==> run E: inputs <==
==> flow/design.v <==
module control_unit(
    input clk, rst,
    output reg a_sel, b_sel, PP1_CE, PP2_CE, add, PR_CE, PI_CE
);
    parameter S1 = 3'b001,
              S2 = 3'b010,
              S3 = 3'b011,
              S4 = 3'b100,
              S5 = 3'b101;
    reg [2:0] state, next;
    always @(posedge clk or posedge rst) begin
        if (rst)
            state <= S1;
        else
            state <= next;
    end
    always @(*) begin
        next = S1;
        PP1_CE = 0;
        PP2_CE = 0;
        add = 0;
        PR_CE = 0;
        PI_CE = 0;
        a_sel = 0;
        b_sel = 0;
        case (state) 
            S1: begin
					if(!rst)
                next = S2;
                PP1_CE = 1;
            end
            S2: begin
                next = S3;
                a_sel = 1;
                b_sel = 1;					 
                PP2_CE = 1;
            end
            S3: begin
                next = S4;
                b_sel = 1;
                PP1_CE = 1;					
                add = 1;
                PR_CE = 1;
            end
            S4: begin
                next = S5;
                a_sel = 1;
                PP2_CE = 1;
            end
            S5: begin
                next = S1;
                PI_CE = 1;
            end
        endcase
    end
endmodule
module datapath(
    input clk, rst,
    input a_sel, b_sel, PP1_CE, PP2_CE, add, PR_CE, PI_CE,
    input [11:0] ar, ai, br, bi,
    output reg [23:0] Pr, Pi
);
    wire [11:0] a_mux, b_mux;
    reg [23:0] PP1, PP2, PPs;
    wire [23:0] pro;
    assign a_mux = a_sel ? ai : ar;
    assign b_mux = b_sel ? bi : br;
    assign pro = a_mux * b_mux;  
    always @(posedge clk or posedge rst) begin
        if (rst) begin
            PP1 <= 0;
            PP2 <= 0;
        end else begin
            if (PP1_CE) 
                PP1 <= pro;
            if (PP2_CE) 
                PP2 <= pro;
        end
    end
    always @(*) begin
        if (!add)
            PPs = PP1 + PP2;
        else
            PPs = PP1 - PP2;
    end
    always @(posedge clk or posedge rst) begin
        if (rst) begin
            Pr <= 0;
            Pi <= 0;
        end else begin
            if (PR_CE) 
                Pr <= PPs;
            if (PI_CE) 
                Pi <= PPs;
        end
    end
endmodule
module top(
    input rst, clk,
    input [11:0] ar, ai, br, bi,
    output [23:0] Pi, Pr
);
    wire PP1_CE, PP2_CE, a_sel, b_sel, add, PI_CE, PR_CE;
    control_unit uut1(
        .clk(clk),
        .rst(rst),
        .a_sel(a_sel),
        .b_sel(b_sel),
        .PP1_CE(PP1_CE),
        .PP2_CE(PP2_CE),
        .add(add),
        .PR_CE(PR_CE),
        .PI_CE(PI_CE)
    );
    datapath uut2(
        .clk(clk),
        .rst(rst),
        .a_sel(a_sel),
        .b_sel(b_sel),
        .PP1_CE(PP1_CE),
        .PP2_CE(PP2_CE),
        .add(add),
        .PR_CE(PR_CE),
        .PI_CE(PI_CE),
        .ar(ar),
        .ai(ai),
        .br(br),
        .bi(bi),
        .Pr(Pr),
        .Pi(Pi)
    );
endmodule
==> flow/run.sh <==
#!/bin/bash
# the make line also repeats each setting of config.mk as NAME=value (left out here)
make -C /OpenROAD-flow-scripts/flow DESIGN_CONFIG=/design/flow/config.mk WORK_HOME=/design/flow/orfs CLKGATE_MAP_FILE= finish
==> flow/config.mk <==
export PLATFORM = sky130hd
export DESIGN_NAME = top
export DESIGN_NICKNAME = top
export VERILOG_FILES = /design/flow/design.v
export SDC_FILE = /design/flow/constraint.sdc
export NUM_CORES = 4
export LEC_CHECK = 0
export ABC_AREA = 1
export CAP_MARGIN = 20
export CELL_PAD_IN_SITES_GLOBAL_PLACEMENT = 0
export CORE_MARGIN = 2
export CORE_UTILIZATION = 70
export CTS_CLUSTER_DIAMETER = 51
export CTS_CLUSTER_SIZE = 73
export PLACE_DENSITY_LB_ADDON = 0.29
export SETUP_SLACK_MARGIN = 0.29
export SLEW_MARGIN = 20
export TNS_END_PERCENT = 55
==> flow/constraint.sdc <==
create_clock -name core_clock -period 5.28 [get_ports {clk}]
set_input_delay 1.0560 -clock core_clock [delete_from_list [all_inputs] [get_ports {clk}]]
set_output_delay 1.0560 -clock core_clock [all_outputs]
set_load 0.01 [all_outputs]
==> inputs of run G, as changes to run E <==
==> flow/config.mk (replaced) <==
export PLATFORM = sky130hd
export DESIGN_NAME = top
export DESIGN_NICKNAME = top
export VERILOG_FILES = /design/flow/design.v
export SDC_FILE = /design/flow/constraint.sdc
export NUM_CORES = 4
export LEC_CHECK = 0
export CAP_MARGIN = 20
export CORE_MARGIN = 2
export CORE_UTILIZATION = 50
export SLEW_MARGIN = 20
==> flow/constraint.sdc (replaced) <==
create_clock -name core_clock -period 6.62 [get_ports {clk}]
set_input_delay 1.3240 -clock core_clock [delete_from_list [all_inputs] [get_ports {clk}]]
set_output_delay 1.3240 -clock core_clock [all_outputs]
set_load 0.01 [all_outputs]
==> inputs of run R, as changes to run E <==
--- a/flow/config.mk
+++ b/flow/config.mk
@@ -10,9 +10,9 @@
 export CELL_PAD_IN_SITES_GLOBAL_PLACEMENT = 0
 export CORE_MARGIN = 2
-export CORE_UTILIZATION = 70
-export CTS_CLUSTER_DIAMETER = 51
-export CTS_CLUSTER_SIZE = 73
-export PLACE_DENSITY_LB_ADDON = 0.29
-export SETUP_SLACK_MARGIN = 0.29
+export CORE_UTILIZATION = 32
+export CTS_CLUSTER_DIAMETER = 242
+export CTS_CLUSTER_SIZE = 86
+export PLACE_DENSITY_LB_ADDON = 0.05
+export SETUP_SLACK_MARGIN = -0.34
 export SLEW_MARGIN = 20
 export TNS_END_PERCENT = 55
==> notes <==
- Critical path depth: run R is lower than run G (1).
- Of run R and run G, run G has the higher first-iteration DRC count (gap 30%, measured against run G).
- Of run R and run G, run R has the higher via count (gap 13%, measured against run G).
- Against run R, the count of clock-buffer cells in the layout of run G is lower by 2.
- Of run R and run G, run G has the higher clock skew (gap 0.0066 ns).
- Run G finished clean. Run E ended with an error in global routing (GRT-0116). Run R reached the layout checks and failed them: negative setup slack.
==> figures <==
| item | run G | run R | run E |
|---|---|---|---|
| Top routing layer used | met4 | met4 | - |
| Number of failing setup endpoints in the final timing report | 0 | 28 | - |
| Chip area line of the yosys report | 10,600 um^2 | 11,300 um^2 | 11,300 um^2 |
| Adder-cell area share of the yosys netlist | 29.3% | 27.5% | 27.5% |
| Footprint of the flip-flops and latches | 2530 um^2 | 2530 um^2 | - |
| Worst Hold Launch | uut1.state[1] | uut1.state[1] | - |
| Proportion of synthesized area in mux cells | 7.31% | 0% | 0% |
| Met2 wire length | 15,200 um | 16,400 um | - |
| Final Cell Area | 12,900 um^2 | 14,500 um^2 | - |
| DRC violation count after routing | 0 | 0 | - |
| Worst Path Required | 6.90 ns | 5.52 ns | - |
| Number of antenna-violating nets in the routed design | 0 | 0 | - |
| Crit-path max FO | 8 | 7 | - |
| Run status | finished clean | complete, but fails checks | aborted with a tool error |
| Last stage reached | - | - | global routing |
| Layout check failures | - | negative setup slack | - |

==> wip/nickel <==
// top: RTL as listed in full above, without the edits since
clock: 7.0 ns
lec_check: 0
cap_margin: 20
core_margin: 2
core_utilization: 40
slew_margin: 20
run.sh (not shown) runs the stock make flow with config.mk's settings and CLKGATE_MAP_FILE=.
==> wip/sierra (differences from wip/nickel) <==
CORE_UTILIZATION = 63   (was 40)
CTS_CLUSTER_DIAMETER = 270   (was unset)
CTS_CLUSTER_SIZE = 98   (was unset)
==> wip/cedar (differences from wip/nickel) <==
ABC_AREA = 1   (was unset)
CORE_UTILIZATION = 69   (was 40)
CTS_CLUSTER_SIZE = 96   (was unset)
PLACE_DENSITY = 0.43   (was unset)
TNS_END_PERCENT = 10   (was unset)
==> flow/constraint.sdc (replaced) <==
create_clock -name core_clock -period 4.06 [get_ports {clk}]
set_input_delay 0.8120 -clock core_clock [delete_from_list [all_inputs] [get_ports {clk}]]
set_output_delay 0.8120 -clock core_clock [all_outputs]
set_load 0.01 [all_outputs]
==> deck_impl_summary.md <==
Run Summary

Run status
  – Status: stopped before the end
  – Stopped at: 5_1_grt
  – Error msg: [ERROR GRT-0232] Routing congestion too high. Check the congestion heatmap in the GUI.

GRT
  – Met1 Track Usage GR: 71.54%
  – GRT met2 Usage: 96.57%
  – Total GRT Usage: 75.62%

Synth
  – Mux share: 0%
  – Library cells used by synthesis: 41
  – Post-synth top cells: 507 x nand2_1, 304 x inv_1, 132 x nor2_1
  – Cell area after synthesis: 11260 um^2
  – XOR Share, Synth: 2.956%
  – Yosys chip area: 11260 um^2
  – Simple-gate area share of the yosys netlist: 29.18%

Clocking
  – Post-CTS sizing: 125

Floorplanning
  – Die width: 131.7 um
  – CORE AREA: 15940 um^2
  – DIE AREA: 17360 um^2

Placement
  – Post-DP Area: 13490 um^2
  – Detailed Place HPWL: 25.72 mm
the above is filed under wip/cedar

==> deck_impl_summary.md <==
Physical Implementation Snapshot

Floorplanning
  – DIE AREA: 27750 um^2
  – Die width: 166.6 um

GRT
  – GRT met2 Usage: 33.96%
  – Total GRT Usage: 20.08%

Placement
  – Post-DP Area: 12250 um^2
  – Detailed Place HPWL: 23.09 mm

Final timing
  – Final worst setup slack: 0.4690 ns

Synth
  – Yosys chip area: 10570 um^2
  – Cell area after synthesis: 10570 um^2
  – Post-synth top cells: 222 x nand2_1, 159 x inv_1, 101 x fa_1
  – Library cells used by synthesis: 58
  – Mux share: 7.314%

Run status
  – Status: complete, no violations

Clocking
  – Post-CTS sizing: 0
the above is filed under wip/nickel

==> deck_impl_summary.md <==
Physical Implementation Snapshot

Setup path
  – Crit path from: ai[8]
  – Required time worst endpoint: 7.21 ns

GRT
  – Total GRT Usage: 32.95%
  – Met1 Track Usage GR: 39.24%
  – GRT met2 Usage: 58.85%

Synth
  – Yosys chip area: 10570 um^2
  – XOR Share, Synth: 4.308%
  – Synthesized area per cell: 8.715 um^2
  – Cell area after synthesis: 10570 um^2
  – Library cells used by synthesis: 58
  – Post-synth top cells: 222 x nand2_1, 159 x inv_1, 101 x fa_1

Floorplanning
  – Die width: 133.5 um
  – CORE AREA: 16470 um^2

Cells and area
  – Logic inverters: 159

Clocking
  – Post-CTS sizing: 0

Run status
  – Status: complete, no violations
the above is filed under wip/sierra

